==> v29 <==
## top
module top(clk, rst, start,i, socin1
  ,socin2
  ,socin3
  ,socin4,
  socout1
  ,socout2
  ,socout3
  ,socout4
  ,outReady);
export LEC_CHECK = 0
export ABC_AREA = 0
export CAP_MARGIN = 15
export CORE_ASPECT_RATIO = 0.64
export CORE_MARGIN = 2
export CORE_UTILIZATION = 66
export CTS_CLUSTER_SIZE = 12
export HOLD_SLACK_MARGIN = -0.0
export SETUP_SLACK_MARGIN = 0.85
export SLEW_MARGIN = 20
create_clock -name core_clock -period 3.43 [get_ports {clk}]
run.sh (not shown) runs the stock make flow with config.mk's settings and CLKGATE_MAP_FILE=.
==> v9: changes against v29 <==
- ABC_AREA: 0 -> not set
- CAP_MARGIN: 15 -> 20
- CORE_ASPECT_RATIO: 0.64 -> not set
- CORE_UTILIZATION: 66 -> 40
- CTS_CLUSTER_SIZE: 12 -> not set
- HOLD_SLACK_MARGIN: -0.0 -> not set
- PLACE_DENSITY: not set -> 0.6
- SETUP_SLACK_MARGIN: 0.85 -> not set
==> flow/constraint.sdc (replaced) <==
create_clock -name core_clock -period 4.81 [get_ports {clk}]
set_input_delay 0.9620 -clock core_clock [delete_from_list [all_inputs] [get_ports {clk}]]
set_output_delay 0.9620 -clock core_clock [all_outputs]
set_load 0.01 [all_outputs]
==> qor summary <==
Total track usage: v29 31.8%; v9 17.1%
Signal buffers share of area: v29 7.85%; v9 2.56%
DIE WIDTH: v29 224 um; v9 230 um
Tap cell count: v29 397; v9 672
Post-layout period usage: v29 133%; v9 96.4%
Tightest hold margin: v29 0.444 ns; v9 0.421 ns
Setup WS pre-CTS: v29 -1.35 ns; v9 -0.0451 ns
Result of the run: v29 failed layout checks; v9 no timing/DRC/antenna violations
Reasons for failing layout checks: v29 negative setup slack; v9 -
Met2 routed wirelength: v29 22.0 mm; v9 20.7 mm
Slew headroom: v29 29.7%; v9 34.5%
Cells resized by post-CTS repair: v29 87; v9 3
Bufs and invs on worst path: v29 27; v9 2
Nets@finish: v29 2363; v9 2211
Total CTS buffers: v29 39; v9 43
Measured slew at the worst slew-check pin: v29 1.05 ns; v9 0.982 ns
Layout Cell Area excl Fill: v29 24400 sq um; v9 23000 sq um

==> inputs of job 7746 <==
==> flow/design.v <==
module top(clk, rst, start,i, socin1
  ,socin2
  ,socin3
  ,socin4,
  socout1
  ,socout2
  ,socout3
  ,socout4
  ,outReady);
  input i;
  input start;
  input clk;
  input rst;
  input socin1;
  input socin2;
  input socin3;
  input socin4;
  output socout1;
  output socout2;
  output socout3;
  output socout4;
  output outReady;
wire loadOut1
  ,loadOut2
  ,loadOut3
  ,loadOut4
  ,shft
  ,clrCount1
  ,loadDivide1
  ,loadDivide2
  ,loadMultiply
  ,divideDone1
  ,divideDone2
  ,multiplyDone
  ,ngtv
  ,loaded
  ,outDone;
  wire [1:0] sel2;
  CONTROLPATH z0 (
   loadOut1
  ,loadOut2
  ,loadOut3
  ,loadOut4
  ,shft
  ,clrCount1
  ,sel2
  ,loadDivide1
  ,loadDivide2
  ,loadMultiply
  ,divideDone1
  ,divideDone2
  ,multiplyDone
  ,ngtv
  ,loaded
  ,start
  ,clk
  ,rst
  ,outDone
);
 DATAPATH z1 (
   i
  ,clk
  ,rst
  ,socin1
  ,socin2
  ,socin3
  ,socin4
  ,shft
  ,loadOut1
  ,loadOut2
  ,loadOut3
  ,loadOut4
  ,clrCount1
  ,sel2
  ,loadDivide1
  ,loadDivide2
  ,loadMultiply
  ,socout1
  ,socout2
  ,socout3
  ,socout4
  ,divideDone1
  ,divideDone2
  ,multiplyDone
  ,outDone
  ,outReady
  ,loaded
  ,ngtv
);
endmodule
module CONTROLPATH(
   loadOut1
  ,loadOut2
  ,loadOut3
  ,loadOut4
  ,shft
  ,clrCount1
  ,sel2
  ,loadDivide1
  ,loadDivide2
  ,loadMultiply
  ,divideDone1
  ,divideDone2
  ,multiplyDone
  ,ngtv
  ,loaded
  ,start
  ,clk
  ,rst
  ,outDone
);
  input clk;
  input rst;
  input divideDone1;
  input divideDone2;
  input loaded;
  input multiplyDone;
  input ngtv;
  input start;
  input outDone;
  output reg loadOut1;
  output reg loadOut2;
  output reg loadOut3;
  output reg loadOut4;
  output reg clrCount1;
  output reg [1:0] sel2;
  output reg shft;
  output reg loadDivide1;
  output reg loadDivide2;
  output reg loadMultiply;
  reg [4:0] state;
  parameter S0=5'b00000,S1=5'b00001,S2=5'b00010,S3=5'b00011,S4=5'b00100,S5=5'b00101,S6=5'b00110,S7=5'b00111,S8=5'b01000,S9=5'b01001, S10=5'b01010,S11=5'b01011,S12=5'b01100,S13=5'b01101,S14=5'b01110,S15=5'b01111,S16=5'b10000,S17=5'b10001,S18=5'b10010,S19=5'b10011, S20=5'b10100,S21=5'b10101,S22=5'b10110,S23=5'b10111,S24=5'b11000,S25=5'b11001;
  always@(posedge clk)
    if(rst) state <= S0;
    else
    case(state)
      S0: if(start == 1) state <= S1;
      S1: state <= S2;  
      S2: if(loaded) begin if(!ngtv) state <= S3; else state <= S24; end  
      S3: state <= S4;  
      S4: if(divideDone2) state <= S5;  
      S5: state <= S6;  
      S6: if(multiplyDone) state <= S7;  
      S7: state <= S8;  
      S8: state <= S9;  
      S9: if(divideDone2) state <= S10;  
      S10: state <= S11;  
      S11: if(multiplyDone) state <= S12;  
      S12: state <= S13;  
      S13: state <= S14;  
      S14: if(divideDone2) state <= S15;  
      S15: state <= S16;  
      S16: if(multiplyDone) state <= S17;  
      S17: state <= S18;  
      S18: state <= S19;  
      S19: if(divideDone2) state <= S20;  
      S20: state <= S21;  
      S21: if(multiplyDone) state <= S22;  
      S22: state <= S23;  
      S23: if(outDone) state <= S0;
      S24: state <= S25;  
      S25: if(divideDone1) state <= S3;
  default: state <= S0;
    endcase
  always@(*)
    begin
      clrCount1    = (state==S1);
      loadDivide2  = (state==S3)|(state==S8)|(state==S13)|(state==S18);
      loadMultiply = (state==S5)|(state==S10)|(state==S15)|(state==S20);
      loadOut1     = (state==S7);
      loadOut2     = (state==S12);
      loadOut3     = (state==S17);
      loadOut4     = (state==S22);
      shft         = (state==S23);
      loadDivide1  = (state==S24);
      if(state>=S8 && state<=S12) sel2 = 2'd1;
      else if(state>=S13 && state<=S17) sel2 = 2'd2;
      else if(state>=S18 && state<=S23) sel2 = 2'd3;
      else sel2 = 2'd0;
    end
endmodule
module DATAPATH(
   i
  ,clk
  ,rst
  ,socin1
  ,socin2
  ,socin3
  ,socin4
  ,shft
  ,loadOut1
  ,loadOut2
  ,loadOut3
  ,loadOut4
  ,clrCount1
  ,sel2
  ,loadDivide1
  ,loadDivide2
  ,loadMultiply
  ,socout1
  ,socout2
  ,socout3
  ,socout4
  ,divideDone1
  ,divideDone2
  ,multiplyDone
  ,outDone
  ,outReady
  ,loaded
  ,ngtv
);
  input i;
  input clk;
  input rst;
  input socin1;
  input socin2;
  input socin3;
  input socin4;
  input loadOut1;
  input loadOut2;
  input loadOut3;
  input loadOut4;
  input shft;
  input clrCount1;
  input loadMultiply;
  input loadDivide1;
  input loadDivide2;
  input [1:0] sel2;
  output socout1;
  output ngtv;
  output loaded;
  output socout2;
  output socout3;
  output socout4;
  output divideDone1;
  output divideDone2;
  output outDone;
  output outReady;
  output multiplyDone;
  wire ld1;
  wire ld2;
  wire [12:0] current;
  wire [9:0] soc1;
  wire [9:0] soc2;
  wire [9:0] soc3;
  wire [9:0] soc4;
  wire [3:0] count;
  wire [10:0] soc_1;
  wire [10:0] soc_2;
  wire [10:0] soc_3;
  wire [10:0] soc_4;
  wire [43:0] mux_out;
  wire [12:0] sum_out;
  wire [25:0] multiplyOut;
  wire outDone1;
  wire outDone2;
  wire outDone3;
  wire outDone4;
  wire outReady1;
  wire outReady2;
  wire outReady3;
  wire outReady4;
  assign outReady = outReady1&outReady2&outReady3&outReady4;
  assign outDone  = outDone1&outDone2&outDone3&outDone4;
  assign loaded = !ld1;
  wire sel;
  assign sel = current[12];
  assign ngtv = current[12];
  wire [12:0] divideOut;
  wire [12:0] divideIn;
  wire divideDone11;
  wire divideDone12;
  wire divideDone13;
  wire divideDone14;
  wire s1;
  wire s2;
  wire s3;
  wire s4;
  wire [10:0] soc_11;
  wire [10:0] soc_22;
  wire [10:0] soc_33;
  wire [10:0] soc_44;
  assign s1 = |{1'b0,soc1};
  assign s2 = |{1'b0,soc2};
  assign s3 = |{1'b0,soc3};
  assign s4 = |{1'b0,soc4};
  assign divideDone1 = divideDone11&divideDone12&divideDone13&divideDone14;
  SIPO13     S1(current,i,clk,ld1);
  SIPO10     S2(soc1,socin1,clk,ld2);
  SIPO10     S3(soc2,socin2,clk,ld2);
  SIPO10     S4(soc3,socin3,clk,ld2);
  SIPO10     S5(soc4,socin4,clk,ld2);
  COUNTER1   A1(count,clk,clrCount1,rst);
  COMPARATOR C1(count,ld1,ld2);
  DIVIDER1    A2(soc_1,divideDone11,10'd1,soc1,loadDivide1,clk);
  DIVIDER1    A3(soc_2,divideDone12,10'd1,soc2,loadDivide1,clk);
  DIVIDER1    A4(soc_3,divideDone13,10'd1,soc3,loadDivide1,clk);
  DIVIDER1    A5(soc_4,divideDone14,10'd1,soc4,loadDivide1,clk);
  DIVIDER2    A6(divideIn,sum_out,divideOut,loadDivide2,clk,divideDone2);
  MUX1       M1({1'b0,soc1},{1'b0,soc2},{1'b0,soc3},{1'b0,soc4},soc_11,soc_22,soc_33,soc_44,mux_out,sel);
  MUX2       M2(mux_out[43:33],mux_out[32:22],mux_out[21:11],mux_out[10:0],divideIn[10:0],sel2);
  assign divideIn[12:11] = 2'b00;
  MUX3       M3(11'b0,soc_1,s1,soc_11);
  MUX3       M4(11'b0,soc_2,s2,soc_22);
  MUX3       M5(11'b0,soc_3,s3,soc_33);
  MUX3       M6(11'b0,soc_4,s4,soc_44);
  ADDER      W1(mux_out[43:33],mux_out[32:22],mux_out[21:11],mux_out[10:0],sum_out);
  BOOTH      B1(current,{1'b0,divideOut[12:1]},multiplyOut,loadMultiply,clk,multiplyDone);
  PISO       P1(multiplyOut[23:11],socout1,clk,rst,loadOut1,outDone1,outReady1,shft);
  PISO       P2(multiplyOut[23:11],socout2,clk,rst,loadOut2,outDone2,outReady2,shft);
  PISO       P3(multiplyOut[23:11],socout3,clk,rst,loadOut3,outDone3,outReady3,shft);
  PISO       P4(multiplyOut[23:11],socout4,clk,rst,loadOut4,outDone4,outReady4,shft);
endmodule
module SIPO13(d_out,d_in,clk,en);
  input d_in,clk,en;
  output [12:0] d_out;
  reg [12:0] out;
  assign d_out = out;
  always@(posedge clk)
    if(en)
    begin
      out[12] <= d_in;
      out[11:0] <= out[12:1];
    end
endmodule
module SIPO10(d_out,d_in,clk,en);  
  input d_in,clk,en;
  output [9:0] d_out;
  reg [9:0] out;
  assign d_out = out;
  always@(posedge clk)
    if(en)
    begin
      out[9] <= d_in;
      out[8:0] <= out[9:1];
    end
endmodule
module COUNTER1(d_out,clk,clr,rst);
  input clk,clr,rst;
  output reg [3:0] d_out;
  always@(posedge clk)
    begin
      if(rst)
        d_out <= 13;
      else if(clr)
        d_out <= 0;
      else if(d_out < 13)
        d_out <= d_out + 1;
    end
endmodule
module COMPARATOR(din,ld1,ld2);
  input [3:0] din;
  output ld1,ld2;
  assign ld1 = din<13;
  assign ld2 = din<10;
endmodule
module DIVIDER1(d_out,divideDone,numerator,denominator,load,clk);
  input [9:0] numerator,denominator;
  input load,clk;
  output divideDone;
  output [10:0] d_out;  
  reg [3:0] count;  
  reg [10:0] A;  
  reg [10:0] Q; 
  reg [9:0] M;  
  wire [10:0]AM;
  assign AM = A-M;
  assign d_out = Q;
  assign divideDone = (count==10);
  always@(posedge clk)
    begin
      if(load==1)
        begin
          count <= 0;
          A <= {1'b0,numerator};
          M <= denominator;
          Q <= 0;
        end
      else if(count < 11)
        begin
          count <= count +1 ;
          if(A<M)
            begin 
             Q <= Q << 1;
             A <= A << 1;
            end
          else
            begin
              Q <= {Q[9:0],1'b1};
              A <= {AM[9:0],1'b0};
            end
        end
    end
endmodule
module DIVIDER2(numerator,denominator,d_out,load,clk,divideDone);
  input [12:0] numerator,denominator;
  input load,clk;
  output [12:0] d_out;
  output divideDone;
  reg [12:0] Q;
  reg[13:0] A;
  reg [12:0] M;
  reg [3:0] count;
  wire [13:0] AM;
  assign AM = A-M;
  assign d_out = Q;
  assign divideDone = (count==13);
  always@(posedge clk)
    begin
      if(load)
        begin
          count <= 0;
          Q <= 0;
          M <= denominator;
          A <= {1'b0,numerator};
        end
      else if(count < 13)
        begin
          count <= count+1;
          if(A < M)
            begin
              Q <= Q << 1;
              A <= A << 1;
            end
          else 
            begin
              A <= {AM[12:0],1'b0};
              Q <= {Q[12:0],1'b1};
            end
         end
    end
endmodule
module ADDER(in1,in2,in3,in4,out);
  input [10:0] in1;
  input [10:0] in2;
  input [10:0] in3;
  input [10:0] in4;
  output reg [12:0] out;
  always@(*)
    out = {2'b00,in1}+{2'b00,in2}+{2'b00,in3}+{2'b00,in4};
endmodule
module MUX1(in1,in2,in3,in4,in5,in6,in7,in8,out,sel);
  input [10:0] in1;
  input [10:0] in2;
  input [10:0] in3;
  input [10:0] in4;
  input [10:0] in5;
  input [10:0] in6;
  input [10:0] in7;
  input [10:0] in8;
  input sel;
  output reg [43:0] out;
  always@(*)
    out = sel ? {in5,in6,in7,in8}:{in1,in2,in3,in4};
endmodule
module MUX2(in1,in2,in3,in4,out,sel);
  input [10:0] in1;
  input [10:0] in2;
  input [10:0] in3;
  input [10:0] in4;
  input [1:0] sel;
  output reg [10:0] out;
  always@(*)
    case(sel)
      2'b00: out[10:0] = in1[10:0];
      2'b01: out[10:0] = in2[10:0];
      2'b10: out[10:0] = in3[10:0];
      2'b11: out[10:0] = in4[10:0];
    endcase
endmodule
module MUX3(in1,in2,sel,out);
  input [10:0] in1;
  input [10:0] in2;
  input sel;
  output reg [10:0] out;
  always@(*)
    out = sel ? in2:in1;
endmodule
module BOOTH(in1,in2,out,load,clk,done);
  input [12:0] in1,in2;
  input clk,load;
  output [25:0] out;
  output done;
  reg [12:0] A;
  reg [12:0] Q;
  reg [12:0] M;
  wire [13:0] AM1;
  wire [13:0] AM2;
  assign AM1 = {A[12],A}+{M[12],M};
  assign AM2 = {A[12],A}-{M[12],M};
  assign out = {A,Q};
  reg [3:0] count;
  reg Q_1;
  assign done = (count==13);
  always@(posedge clk)
    begin
      if(load)
        begin
          count <= 0;
          A <= 0;
          M <= in1;
          Q <= in2;
          Q_1 <= 0;
        end
      else if(count < 13)
        begin
          count <= count + 1;
          if(in2 == 4096)
            begin
            A<= 0;
          	Q <= in1;
            end
          else if({Q[0],Q_1} == 2'b00 | {Q[0],Q_1} == 2'b11)
             begin
               A <= {A[12],A[12:1]};
               Q <= {A[0],Q[12:1]};
               Q_1 <= Q[0];
             end
          else if({Q[0],Q_1} == 2'b01)
            begin
              A <= AM1[13:1];
              Q <= {AM1[0],Q[12:1]};
              Q_1 <= Q[0];
            end
          else
            begin
              A <= AM2[13:1];
              Q <= {AM2[0],Q[12:1]};
              Q_1 <= Q[0];
            end
        end 
    end
endmodule
module PISO(d_in,d_out,clk,rst,load,done,ready,shft);
  input [12:0] d_in;
  input clk;
  input rst;
  input load;
  input shft;
  output d_out;
  output done;
  output ready;
  reg [12:0] out;
  reg [4:0] count;
  assign d_out = out[0];
  assign done = count==13;
  assign ready = !done;
  always@(posedge clk)
    begin
      if(rst)
        count <= 13;
      else if(load)
        begin
          out <= d_in;
          count <= 1;
        end
      else if(count < 13 & shft)
        begin
        count <= count+1;
          out <= out >>1;
        end
    end
endmodule
==> flow/run.sh <==
#!/bin/bash
# the make line also repeats each setting of config.mk as NAME=value (left out here)
make -C /OpenROAD-flow-scripts/flow DESIGN_CONFIG=/design/flow/config.mk WORK_HOME=/design/flow/orfs CLKGATE_MAP_FILE= finish
==> flow/config.mk <==
export PLATFORM = sky130hd
export DESIGN_NAME = top
export DESIGN_NICKNAME = top
export VERILOG_FILES = /design/flow/design.v
export SDC_FILE = /design/flow/constraint.sdc
export NUM_CORES = 4
export LEC_CHECK = 0
export ABC_AREA = 0
export CAP_MARGIN = 15
export CORE_ASPECT_RATIO = 1.7
export CORE_MARGIN = 2
export CORE_UTILIZATION = 72
export CTS_CLUSTER_SIZE = 72
export HOLD_SLACK_MARGIN = -0.0
export PLACE_DENSITY = 0.65
export SLEW_MARGIN = 20
==> flow/constraint.sdc <==
create_clock -name core_clock -period 2.97 [get_ports {clk}]
set_input_delay 0.5940 -clock core_clock [delete_from_list [all_inputs] [get_ports {clk}]]
set_output_delay 0.5940 -clock core_clock [all_outputs]
set_load 0.01 [all_outputs]
==> job 5760 (differences from job 7746) <==
- ABC_AREA: 0 -> unset
- CAP_MARGIN: 15 -> 20
- CORE_ASPECT_RATIO: 1.7 -> unset
- CORE_UTILIZATION: 72 -> 40
- CTS_CLUSTER_SIZE: 72 -> unset
- HOLD_SLACK_MARGIN: -0.0 -> unset
- PLACE_DENSITY: 0.65 -> 0.6
==> flow/constraint.sdc (replaced) <==
create_clock -name core_clock -period 5.0 [get_ports {clk}]
set_input_delay 1.0000 -clock core_clock [delete_from_list [all_inputs] [get_ports {clk}]]
set_output_delay 1.0000 -clock core_clock [all_outputs]
set_load 0.01 [all_outputs]
==> job 8614 (differences from job 7746) <==
- CAP_MARGIN: 15 -> 20
- CORE_ASPECT_RATIO: 1.7 -> unset
- CTS_CLUSTER_DIAMETER: unset -> 357
- CTS_CLUSTER_SIZE: 72 -> 24
- HOLD_SLACK_MARGIN: -0.0 -> unset
- PLACE_DENSITY: 0.65 -> 0.95
- SETUP_SLACK_MARGIN: unset -> -0.26
==> flow/constraint.sdc (replaced) <==
create_clock -name core_clock -period 3.82 [get_ports {clk}]
set_input_delay 0.7640 -clock core_clock [delete_from_list [all_inputs] [get_ports {clk}]]
set_output_delay 0.7640 -clock core_clock [all_outputs]
set_load 0.01 [all_outputs]
==> results <==
Post-layout instance area: job 8614 22500 sq um; job 5760 22800 sq um; job 7746 23900 sq um
Maximum clock rate: job 8614 203 MHz; job 5760 212 MHz; job 7746 214 MHz
Area growth syn-to-layout: job 8614 10.6%; job 5760 12.1%; job 7746 17.4%
Initial core utilization: job 8614 0.733; job 5760 0.406; job 7746 0.729
Hold Path End: job 8614 z1.B1.M[0]; job 5760 z1.B1.M[0]; job 7746 z1.S1.out[5]
CLK BUF: job 8614 34; job 5760 60; job 7746 52
Data arrival time of the critical path: job 8614 5.24 ns; job 5760 5.01 ns; job 7746 4.94 ns
1st-iter DRT viols: job 8614 2369; job 5760 973; job 7746 1170
Result of the run: job 8614 finished with violations; job 5760 complete, no violations; job 7746 finished with violations
Reasons for failing layout checks: job 8614 negative setup slack; job 5760 -; job 7746 negative setup slack
Via count of the routed design: job 8614 17200; job 5760 14800; job 7746 16500
R2R setup slack: job 8614 -1.11 ns; job 5760 0.28 ns; job 7746 -1.71 ns
Per-cell via count in the routed design: job 8614 6.91; job 5760 5.39; job 7746 6.36
Relative slew margins: job 8614 0.294; job 5760 0.282; job 7746 0.453
Clock Pin Slew Worst Setup and Hold Paths: job 8614 0.11 ns; job 5760 0.06 ns; job 7746 0.06 ns
Final worst path period share: job 8614 1.29; job 5760 0.945; job 7746 1.57
Detailed-route wire length per cell: job 8614 22.7 um; job 5760 16.4 um; job 7746 20.7 um
Startpoint of the worst register-to-register path: job 8614 z1.S2.out[6]; job 5760 z1.S3.out[5]; job 7746 z1.S2.out[5]
Clock latency at the later pin of the worst-skew pair: job 8614 0.57 ns; job 5760 0.58 ns; job 7746 0.54 ns
Y dimension of the die: job 8614 172 um; job 5760 230 um; job 7746 223 um
Crit-path max FO: job 8614 4; job 5760 5; job 7746 4
